==> onyx: inputs <==
==> flow/design.v (excerpt) <==
module processor(clk,reset,instr,PC,opcode,rd_index,rs_index,rt_index,shamt,constant,address,rd_value,rs_value,rt_value,low_out,high_out,SR);
==> flow/config.mk <==
export PLATFORM = sky130hd
export DESIGN_NAME = processor
export DESIGN_NICKNAME = processor
export VERILOG_FILES = /design/flow/design.v
export SDC_FILE = /design/flow/constraint.sdc
export NUM_CORES = 4
export LEC_CHECK = 0
export ABC_AREA = 1
export CAP_MARGIN = 10
export CELL_PAD_IN_SITES_DETAIL_PLACEMENT = 2
export CELL_PAD_IN_SITES_GLOBAL_PLACEMENT = 0
export CORE_MARGIN = 3
export CORE_UTILIZATION = 60
export GPL_ROUTABILITY_DRIVEN = 0
export GPL_TIMING_DRIVEN = 0
export MAX_ROUTING_LAYER = met4
export MIN_ROUTING_LAYER = met1
export PLACE_DENSITY_LB_ADDON = 0.17
export SETUP_SLACK_MARGIN = 3.2
export SLEW_MARGIN = 25
export TNS_END_PERCENT = 10
==> flow/constraint.sdc <==
create_clock -name core_clock -period 11.7 [get_ports {clk}]
set_input_delay 2.3400 -clock core_clock [delete_from_list [all_inputs] [get_ports {clk}]]
set_output_delay 2.3400 -clock core_clock [all_outputs]
set_load 0.01 [all_outputs]
run.sh (not shown) runs the stock make flow with config.mk's settings and CLKGATE_MAP_FILE=.
==> inputs of harbor, as changes to onyx <==
Settings changed: ABC_AREA 1 to unset, CAP_MARGIN 10 to 20, CELL_PAD_IN_SITES_DETAIL_PLACEMENT 2 to unset, CELL_PAD_IN_SITES_GLOBAL_PLACEMENT 0 to unset, CORE_MARGIN 3 to 2, CORE_UTILIZATION 60 to 65, GPL_ROUTABILITY_DRIVEN 0 to unset, GPL_TIMING_DRIVEN 0 to unset, MIN_ROUTING_LAYER met1 to unset, PLACE_DENSITY_LB_ADDON 0.17 to unset, SETUP_SLACK_MARGIN 3.2 to 0.74, SLEW_MARGIN 25 to 20, TNS_END_PERCENT 10 to unset.
==> flow/constraint.sdc (replaced) <==
create_clock -name core_clock -period 7.51 [get_ports {clk}]
set_input_delay 1.5020 -clock core_clock [delete_from_list [all_inputs] [get_ports {clk}]]
set_output_delay 1.5020 -clock core_clock [all_outputs]
set_load 0.01 [all_outputs]
==> inputs of cedar, as changes to onyx <==
Settings changed: CAP_MARGIN 10 to 5, CELL_PAD_IN_SITES_DETAIL_PLACEMENT 2 to 1, CORE_ASPECT_RATIO set to 1.45, CORE_MARGIN 3 to 2, CORE_UTILIZATION 60 to 31, HOLD_SLACK_MARGIN set to 0.04, MIN_ROUTING_LAYER met1 to met2, PLACE_DENSITY set to 0.63, PLACE_DENSITY_LB_ADDON 0.17 to unset, SETUP_SLACK_MARGIN 3.2 to 1.01, SLEW_MARGIN 25 to 20, TNS_END_PERCENT 10 to 75.
==> flow/constraint.sdc (replaced) <==
create_clock -name core_clock -period 5.55 [get_ports {clk}]
set_input_delay 1.1100 -clock core_clock [delete_from_list [all_inputs] [get_ports {clk}]]
set_output_delay 1.1100 -clock core_clock [all_outputs]
set_load 0.01 [all_outputs]
==> Implementation_results.wiki <==
== Metrics ==
{| class="wikitable"
! Metric !! Value
|-
| Status || failed layout checks
|-
| Number of distinct library cells after synthesis || 92
|-
| Mux frac, synth || between 10% and 20%
|-
| Cell area leaders || sky130_fd_sc_hd__dfrtp_1 (25%), sky130_fd_sc_hd__fa_1 (14%), sky130_fd_sc_hd__mux2_2 (11%)
|-
| Setup violations, final || 29
|-
| Area of the core region || 43,080 sq um
|-
| Layout check fault list || negative setup slack
|-
| Final setup margin || -404.0 ps
|-
| Top logic cell family in the synthesized netlist || adder cells
|-
| Die height || 212.8 microns
|-
| Post-synth area from yosys stat || roughly 28,000 sq um
|-
| Number of instances in the synthesized netlist || 2,970
|-
| Area share of the leading cell type in the synthesized netlist || 24.71%
|-
| Floorplan row count || ~76
|-
| Initial core utilization || 65.82%
|-
| Total die size || 45,300 sq um
|}
[end of results for harbor]
==> Implementation_results.wiki <==
=== Physical design figures ===
{| class="wikitable"
! Metric !! Value
|-
| Status || did not finish
|-
| Failing step || 5_1_grt
|-
| Halt Reason || [ERROR GRT-0116] Global routing finished with congestion. Check the congestion regions in the DRC Viewer.
|-
| Area of the core region || 88,860 sq um
|-
| Die outline width || 252.2 microns
|-
| Top logic cell family in the synthesized netlist || simple AND/OR/NAND/NOR gates
|-
| Depth of the CTS H-tree || 1
|-
| Cell resize tally after clock tree synthesis || around 500
|-
| Area share of the leading cell type in the synthesized netlist || between 20 and 30%
|-
| Total die size || between 90,000 and 100,000 sq um
|-
| Setup Buffers After CTS || 158
|-
| Clk root buf || sky130_fd_sc_hd__clkbuf_16
|-
| Post-synth area from yosys stat || 27,700 sq um
|-
| Number of sinks on the clock net || ~300
|-
| Netlist area before placement || 27,700 sq um
|-
| Die height || 363.9 microns
|-
| Number of warnings reported in the yosys synthesis log || 6
|-
| Number of instances in the synthesized netlist || 3,701
|-
| Floorplan row count || between 100 and 150
|-
| Cell area leaders || sky130_fd_sc_hd__dfrtp_1 (25%), sky130_fd_sc_hd__fa_1 (14%), sky130_fd_sc_hd__nand2_1 (12%)
|-
| Number of distinct library cells after synthesis || 54
|-
| Initial core utilization || between 30 and 40%
|}
[end of results for cedar]
==> Implementation_results.wiki <==
=== Physical design figures ===
{| class="wikitable"
! Metric !! Value
|-
| Cell area leaders || sky130_fd_sc_hd__dfrtp_1 (25%), sky130_fd_sc_hd__fa_1 (14%), sky130_fd_sc_hd__nand2_1 (12%)
|-
| Number of warnings reported in the yosys synthesis log || 6
|-
| Number of instances in the synthesized netlist || 3,701
|-
| Yosys cell count || 3,701
|-
| Failing step || 3_5_place_dp
|-
| Status || did not finish
|-
| Halt Reason || [ERROR DPL-0033] detailed placement checks failed during check placement.
|-
| Area share of the leading cell type in the synthesized netlist || 25.30%
|-
| Most popular library cell in the synthesized design by count || sky130_fd_sc_hd__nand2_1
|-
| Post-synth area from yosys stat || 27,700 sq um
|-
| Floorplan row count || 78
|-
| Mux frac, synth || 1.988%
|-
| Top logic cell family in the synthesized netlist || simple AND/OR/NAND/NOR gates
|-
| Total die size || a little under 50,000 sq um
|-
| Area of the core region || 45,480 sq um
|-
| Die height || 220.9 microns
|-
| Number of distinct library cells after synthesis || 54
|}
[end of results for onyx]

==> run a: inputs <==
processor again, from the RTL that the note above started with.
clock: 5.46 ns
lec_check: 0
cap_margin: 5
cell_pad_in_sites_detail_placement: 1
cell_pad_in_sites_global_placement: 0
core_margin: 2
core_utilization: 40
gpl_routability_driven: 0
max_routing_layer: met4
min_routing_layer: met2
slew_margin: 20
tns_end_percent: 75
==> run b (differences from run a) <==
- CAP_MARGIN: 5 -> 20
- CELL_PAD_IN_SITES_DETAIL_PLACEMENT: 1 -> unset
- CELL_PAD_IN_SITES_GLOBAL_PLACEMENT: 0 -> unset
- CORE_UTILIZATION: 40 -> 58
- GPL_ROUTABILITY_DRIVEN: 0 -> unset
- MAX_ROUTING_LAYER: met4 -> unset
- MIN_ROUTING_LAYER: met2 -> unset
- SETUP_SLACK_MARGIN: unset -> 1.2
- TNS_END_PERCENT: 75 -> unset
==> flow/constraint.sdc (replaced) <==
create_clock -name core_clock -period 4.79 [get_ports {clk}]
set_input_delay 0.9580 -clock core_clock [delete_from_list [all_inputs] [get_ports {clk}]]
set_output_delay 0.9580 -clock core_clock [all_outputs]
set_load 0.01 [all_outputs]
==> run c (differences from run a) <==
- CAP_MARGIN: 5 -> 20
- CELL_PAD_IN_SITES_DETAIL_PLACEMENT: 1 -> unset
- CELL_PAD_IN_SITES_GLOBAL_PLACEMENT: 0 -> unset
- CORE_UTILIZATION: 40 -> 46
- GPL_ROUTABILITY_DRIVEN: 0 -> unset
- MAX_ROUTING_LAYER: met4 -> unset
- MIN_ROUTING_LAYER: met2 -> unset
- TNS_END_PERCENT: 75 -> unset
==> flow/constraint.sdc (replaced) <==
create_clock -name core_clock -period 8.42 [get_ports {clk}]
set_input_delay 1.6840 -clock core_clock [delete_from_list [all_inputs] [get_ports {clk}]]
set_output_delay 1.6840 -clock core_clock [all_outputs]
set_load 0.01 [all_outputs]
==> summary of the runs <==
Against run b, the sequential power of run c is smaller by about 44%. Against run b, the sequential share of layout area of run c is higher by 2.4 points. Against run c, the total power of run b is higher by 99%. Between run b and run c, the lower core utilization is in run c (gap 25 points). Of run c and run b, run b has the higher non-clock buffer count (gap 338). Of run b and run c, run b has the higher wire length (gap 19%, measured against run c). Of run b and run c, run c has the higher worst setup slack (gap 3.3 ns). Of run c and run b, run b has the higher final cell count (gap about 4%, measured against run b). Against run b, the clock skew of run c is higher by 0.0072 ns. Run c finished with timing, DRC and antenna clean. Run a aborted during global routing (5_1_grt) with GRT-0116. Run b ran to the end with violations: setup timing.

==> run M <==
processor again, from the RTL that the note above started with.
clock: 11.7 ns
lec_check: 0
cap_margin: 10
cell_pad_in_sites_detail_placement: 2
cell_pad_in_sites_global_placement: 3
core_margin: 3
core_utilization: 40
gpl_routability_driven: 0
gpl_timing_driven: 0
max_routing_layer: met4
min_routing_layer: met2
place_density_lb_addon: 0.17
setup_slack_margin: 3.2
slew_margin: 10
tns_end_percent: 10
==> inputs of run X, as changes to run M <==
Settings changed: CAP_MARGIN 10 to 20, CELL_PAD_IN_SITES_DETAIL_PLACEMENT 2 to default, CELL_PAD_IN_SITES_GLOBAL_PLACEMENT 3 to default, CORE_MARGIN 3 to 2, CORE_UTILIZATION 40 to 58, CTS_CLUSTER_SIZE from default to 72, GPL_ROUTABILITY_DRIVEN 0 to default, GPL_TIMING_DRIVEN 0 to default, HOLD_SLACK_MARGIN from default to 0.27, MAX_ROUTING_LAYER met4 to default, MIN_ROUTING_LAYER met2 to default, PLACE_DENSITY_LB_ADDON 0.17 to default, SETUP_SLACK_MARGIN 3.2 to 1.34, SLEW_MARGIN 10 to 20, TNS_END_PERCENT 10 to 5.
==> flow/constraint.sdc (replaced) <==
create_clock -name core_clock -period 4.68 [get_ports {clk}]
set_input_delay 0.9360 -clock core_clock [delete_from_list [all_inputs] [get_ports {clk}]]
set_output_delay 0.9360 -clock core_clock [all_outputs]
set_load 0.01 [all_outputs]
==> inputs of run P, as changes to run M <==
Settings changed: ABC_AREA from default to 1, CAP_MARGIN 10 to 20, CELL_PAD_IN_SITES_DETAIL_PLACEMENT 2 to default, CELL_PAD_IN_SITES_GLOBAL_PLACEMENT 3 to default, CORE_ASPECT_RATIO from default to 0.91, CORE_MARGIN 3 to 2, CORE_UTILIZATION 40 to 72, CTS_CLUSTER_DIAMETER from default to 42, GPL_ROUTABILITY_DRIVEN 0 to default, GPL_TIMING_DRIVEN 0 to default, MAX_ROUTING_LAYER met4 to default, MIN_ROUTING_LAYER met2 to default, PLACE_DENSITY from default to 0.95, PLACE_DENSITY_LB_ADDON 0.17 to default, SETUP_SLACK_MARGIN 3.2 to 0.6, SLEW_MARGIN 10 to 20, TNS_END_PERCENT 10 to default.
==> flow/constraint.sdc (replaced) <==
create_clock -name core_clock -period 4.05 [get_ports {clk}]
set_input_delay 0.8100 -clock core_clock [delete_from_list [all_inputs] [get_ports {clk}]]
set_output_delay 0.8100 -clock core_clock [all_outputs]
set_load 0.01 [all_outputs]
==> results.py <==
# Generated from Yosys and OpenROAD reports
metrics = {
    "outcome": {
        "status": "failed layout checks",
        "failed_checks": "setup timing",
    },
    "timing": {
        "setup_viol_count_final": 300,
        "worst_slack_ns": -2.58,
    },
}
-- figures above: run X

==> results.py <==
# Physical implementation metrics
metrics = {
    "synthesis": {
        "synth_flops": 300,
        "ys_cells": 2970,
    },
    "outcome": {
        "error": "[ERROR GRT-0116] Global routing finished with congestion. Check the congestion regions in the DRC Viewer.",
        "failing_step": "5_1_grt",
        "status": "aborted with a tool error",
    },
    "cts": {
        "root_buffer": "clkbuf_16",
    },
    "place": {
        "dpl-instance-area_um2": 31300,
    },
    "floorplan": {
        "fp_util_pct": 40.8,
    },
}
-- figures above: run M

==> results.py <==
# Physical implementation metrics
metrics = {
    "synthesis": {
        "syn_avg_cell_area_um2": 7.48,
        "postSynthCellCount": 3701,
        "yosys_warnings": 6,
        "largest_area_cell": "dfrtp_1",
        "top_cell_area_share_pct": 25.3,
        "synthTopCellsByArea": "dfrtp_1 (25%), fa_1 (14%), nand2_1 (12%), inv_1 (7.7%), ha_1 (7.5%)",
    },
    "outcome": {
        "error": "[ERROR DPL-0038] Utilization greater than 100%, impossible to legalize",
        "failing_step": "4_1_cts",
        "status": "aborted with a tool error",
    },
}
-- figures above: run P


==> inputs of wip/yarrow <==
==> flow/design.v <==
`timescale 1ns / 1ps
module decode(instr,opcode,rd_index,rs_index,rt_index,constant,shamt,address);
input [15:0] instr;
output [3:0] opcode;
output [2:0] rd_index,rs_index,rt_index,shamt;
output [5:0] constant;
output [8:0] address;
assign opcode   = instr[15:12];
assign rd_index = instr[11:9];
assign rs_index = instr[8:6];
assign rt_index = instr[5:3];
assign shamt    = instr[2:0];
assign constant = instr[5:0];
assign address  = instr[11:3];
endmodule
`timescale 1ns / 1ps
module control_unit(instr,opcode,rd_index,rs_index,rt_index,shamt,constant,address);
input [15:0] instr;
output  [3:0] opcode;
output  [2:0] rd_index,rs_index,rt_index,shamt;
output [5:0] constant;
output [8:0] address;
decode call(instr,opcode,rd_index,rs_index,rt_index,constant,shamt,address);
endmodule
`timescale 1ns / 1ps
module ALU(clk,reset,op_code,rd,rs,rt,rd_store,shamt,constant,hi,lo);
input clk,reset;
input [3:0] op_code;                   				  
input [15:0]rs,rt;  								        	  
input [15:0]rd_store;                                
input [5:0] constant;										  
input [2:0] shamt;                				        
reg [31:0] TEMP;                                      
wire [15:0] mem_addr;
output reg[15:0] rd;  							            
output reg[15:0] hi,lo;                             
reg [15:0] RAM [0:7];
assign mem_addr = rs + constant;
always @ (*)
	begin
		TEMP = rs * rt;  
		if(op_code== 0)					 
			begin                    
			rd = rs + rt; 
			end
		else if (op_code==1)				 
			begin               
			rd = rs << shamt;
			end
		else if (op_code==2)				 
			begin           
			rd = rs >> shamt; 
			end
		else if (op_code==4) 			 
			begin           
			rd = lo; 
			end
		else if (op_code==5) 			 
			begin           
			rd = hi;   
			end
		else if (op_code==6) 			 
			begin           
			rd = rs | rt; 
			end
		else if (op_code==7) 			 
			begin 
			rd = rs & rt; 
			end
		else if (op_code==8) 			 
			begin 
			rd = rs + constant; 
			end
		else if (op_code==9) 			 
			begin          
			rd = constant; 
			end         
		else if (op_code==10) 			 
			begin             
			rd = (mem_addr < 8) ? RAM [mem_addr[2:0]] : 16'd0;  
			end
		else   							 
			begin 
			rd = 0; 
			end
	end
always @ (posedge clk, posedge reset)
	begin
	if (reset)
		begin
		hi <= 0;
		lo <= 0;
		RAM[0] <= 16'b 0000000000000001;
		RAM[1] <= 16'b 0000000000000101;                      
		RAM[2] <= 16'b 0000000000000000;
		RAM[3] <= 16'b 0000000000000000;
		RAM[4] <= 16'b 0000000000000011;
		RAM[5] <= 16'b 0000000000000001;
		RAM[6] <= 16'b 0000000000000001;
		RAM[7] <= 16'b 0000000000000001;
		end
	else
		begin
		if (op_code == 3)
			begin
			hi <= TEMP[31:16];     			  
			lo <= TEMP[15:0];					 
			end
		if (op_code == 11 && mem_addr < 8)
			RAM[mem_addr[2:0]] <= rd_store;
		end
	end
endmodule
`timescale 1ns / 1ps
module data_path(clk,reset,op_code,rd_index,rs_index,rt_index,shamt,constant,rd_value,rs_value,rt_value,low,high,SR);
input clk,reset;
input [3:0] op_code;
input [2:0] rd_index, rs_index, rt_index, shamt;
input [5:0] constant;
output [15:0] rd_value;
output reg [15:0] rs_value,rt_value;
output [15:0] low,high;
output reg [15:0] SR;	
wire [15:0] hi,lo;
reg [3:0] flags;
reg wr_en;
reg [15:0] regfile[0:7];
always@(*)
	begin
     if (op_code>=0 && op_code<=7)		 
			begin
			rs_value=regfile[rs_index];
			rt_value=regfile[rt_index];
			end
    else if (op_code>=8 && op_code<=11)  
			begin
			rs_value=regfile[rs_index]; 
			rt_value=0;
			end
    else 
			begin 								 
			rs_value=0;
			rt_value=0; 
			end
	end
always @(*)
	begin	
	flags = 4'b0000;
	if(rs_value==rt_value)
			flags[3]=1;                                	    
	else if(rs_value<rt_value)
			flags[2]=1;                           		   	 
	else if(rs_value[15]==1 && rt_value[15]==1)
			flags[0]=1;                          			   
	else if(rs_value[15]==0 && rt_value[15]==0)
			flags[0]=1;                                 	  
	else if(rs_value[15:0] || rt_value[15:0])
			flags[1]=1;                          			  
	end
always @(*)
	begin
	wr_en = !(op_code == 3 || op_code >= 11);
	end
always @(posedge clk, posedge reset)
	begin
	if (reset)
		begin
		regfile[0] <= 7;
		regfile[1] <= 6;
		regfile[2] <= 5;
		regfile[3] <= 4;
		regfile[4] <= 3;
		regfile[5] <= 2;
		regfile[6] <= 1;
		regfile[7] <= 0;
		SR <= 16'b0000000000000000;
		end
	else
		begin
		if (wr_en)
			regfile[rd_index] <= rd_value;
		SR <= {12'b000000000000, flags};
		end
	end
assign low = lo;
assign high = hi;
ALU call(clk,reset,op_code,rd_value,rs_value,rt_value,regfile[rd_index],shamt,constant,hi,lo);
endmodule
`timescale 1ns / 1ps
module processor(clk,reset,instr,PC,opcode,rd_index,rs_index,rt_index,shamt,constant,address,rd_value,rs_value,rt_value,low_out,high_out,SR);
input clk,reset;
input [15:0] instr;							 
reg [7:0] pc;
output [7:0] PC;
output [3:0] opcode;
output [2:0] rd_index, rs_index, rt_index, shamt;
output [5:0] constant;
output [8:0] address;
output [15:0] rd_value,rs_value,rt_value,low_out,high_out,SR;
always @ (posedge clk,posedge reset)
begin
	if(reset==1)
		begin
		pc<=0;
		end
	else if (pc>14)								 
		begin
		pc <= 0;
		end
	else if(opcode>=12 && opcode<=14) 		 
		begin
		pc <= pc + address; 
		end
	else 
		begin
		pc <= pc + 1; 								 
		end
end
assign PC = pc;
wire [3:0] opcode;
wire [2:0] rd_index,rs_index,rt_index,shamt;
wire [5:0] constant;
wire [8:0] address;
control_unit cal1(instr,opcode,rd_index,rs_index,rt_index,shamt,constant,address);
data_path cal2(clk,reset,opcode,rd_index,rs_index,rt_index,shamt,constant,rd_value,rs_value,rt_value,low_out,high_out,SR);
endmodule 
==> flow/run.sh <==
#!/bin/bash
# the make line also repeats each setting of config.mk as NAME=value (left out here)
make -C /OpenROAD-flow-scripts/flow DESIGN_CONFIG=/design/flow/config.mk WORK_HOME=/design/flow/orfs CLKGATE_MAP_FILE= finish
==> flow/config.mk <==
export PLATFORM = sky130hd
export DESIGN_NAME = processor
export DESIGN_NICKNAME = processor
export VERILOG_FILES = /design/flow/design.v
export SDC_FILE = /design/flow/constraint.sdc
export NUM_CORES = 4
export LEC_CHECK = 0
export CAP_MARGIN = 20
export CORE_MARGIN = 2
export CORE_UTILIZATION = 40
export SLEW_MARGIN = 20
==> flow/constraint.sdc <==
create_clock -name core_clock -period 8.42 [get_ports {clk}]
set_input_delay 1.6840 -clock core_clock [delete_from_list [all_inputs] [get_ports {clk}]]
set_output_delay 1.6840 -clock core_clock [all_outputs]
set_load 0.01 [all_outputs]
==> wip/violet: changes against wip/yarrow <==
CORE_UTILIZATION = 50   (was 40)
==> flow/constraint.sdc (replaced) <==
create_clock -name core_clock -period 4.68 [get_ports {clk}]
set_input_delay 0.9360 -clock core_clock [delete_from_list [all_inputs] [get_ports {clk}]]
set_output_delay 0.9360 -clock core_clock [all_outputs]
set_load 0.01 [all_outputs]
==> comparison table <==
Top layer reached by signal wires: wip/violet met4; wip/yarrow met5
Critical path endpoint category: wip/violet flip-flop; wip/yarrow output pin
Result of the run: wip/violet complete, but fails checks; wip/yarrow no timing/DRC/antenna violations
Reasons for failing layout checks: wip/violet setup timing; wip/yarrow -
Metal-1 WL: wip/violet 48900 um; wip/yarrow 51100 um
Worst setup skew after layout: wip/violet 0.0381 ns; wip/yarrow 0.0375 ns
Clock-cell share: wip/violet 3.12%; wip/yarrow 3.34%
Multi-input gate share of total cell area: wip/violet 51.5%; wip/yarrow 53.5%
Via count of the routed design: wip/violet 28.3k; wip/yarrow 26.2k
Largest vdd supply drop: wip/violet 417 uV; wip/yarrow 135 uV
Width of the die: wip/violet 242 um; wip/yarrow 270 um
Initial standard-cell utilization of the core: wip/violet 50.4%; wip/yarrow 40.4%
Post-DR vias/cell: wip/violet 6.15; wip/yarrow 5.91
WP buf/inv: wip/violet 7; wip/yarrow 9
Nets: wip/violet 4197; wip/yarrow 3842
Comb power: wip/violet 7.87 mW; wip/yarrow 3.42 mW
Area of the chip: wip/violet 58600 sq um; wip/yarrow 73000 sq um
Final total negative setup slack: wip/violet -289.79 ns; wip/yarrow 0 ns
Critical Path Stages: wip/violet 28; wip/yarrow 22
Number of buffers inserted by post-CTS setup repair: wip/violet 76; wip/yarrow 7
Worst-path clk slew: wip/violet 0.06 ns; wip/yarrow 0.05 ns
Clock Power: wip/violet 3.11 mW; wip/yarrow 1.61 mW
Vias in the first global route: wip/violet 29.1k; wip/yarrow 26.6k
No activity file was given, so power comes from the tool's default toggle rates.
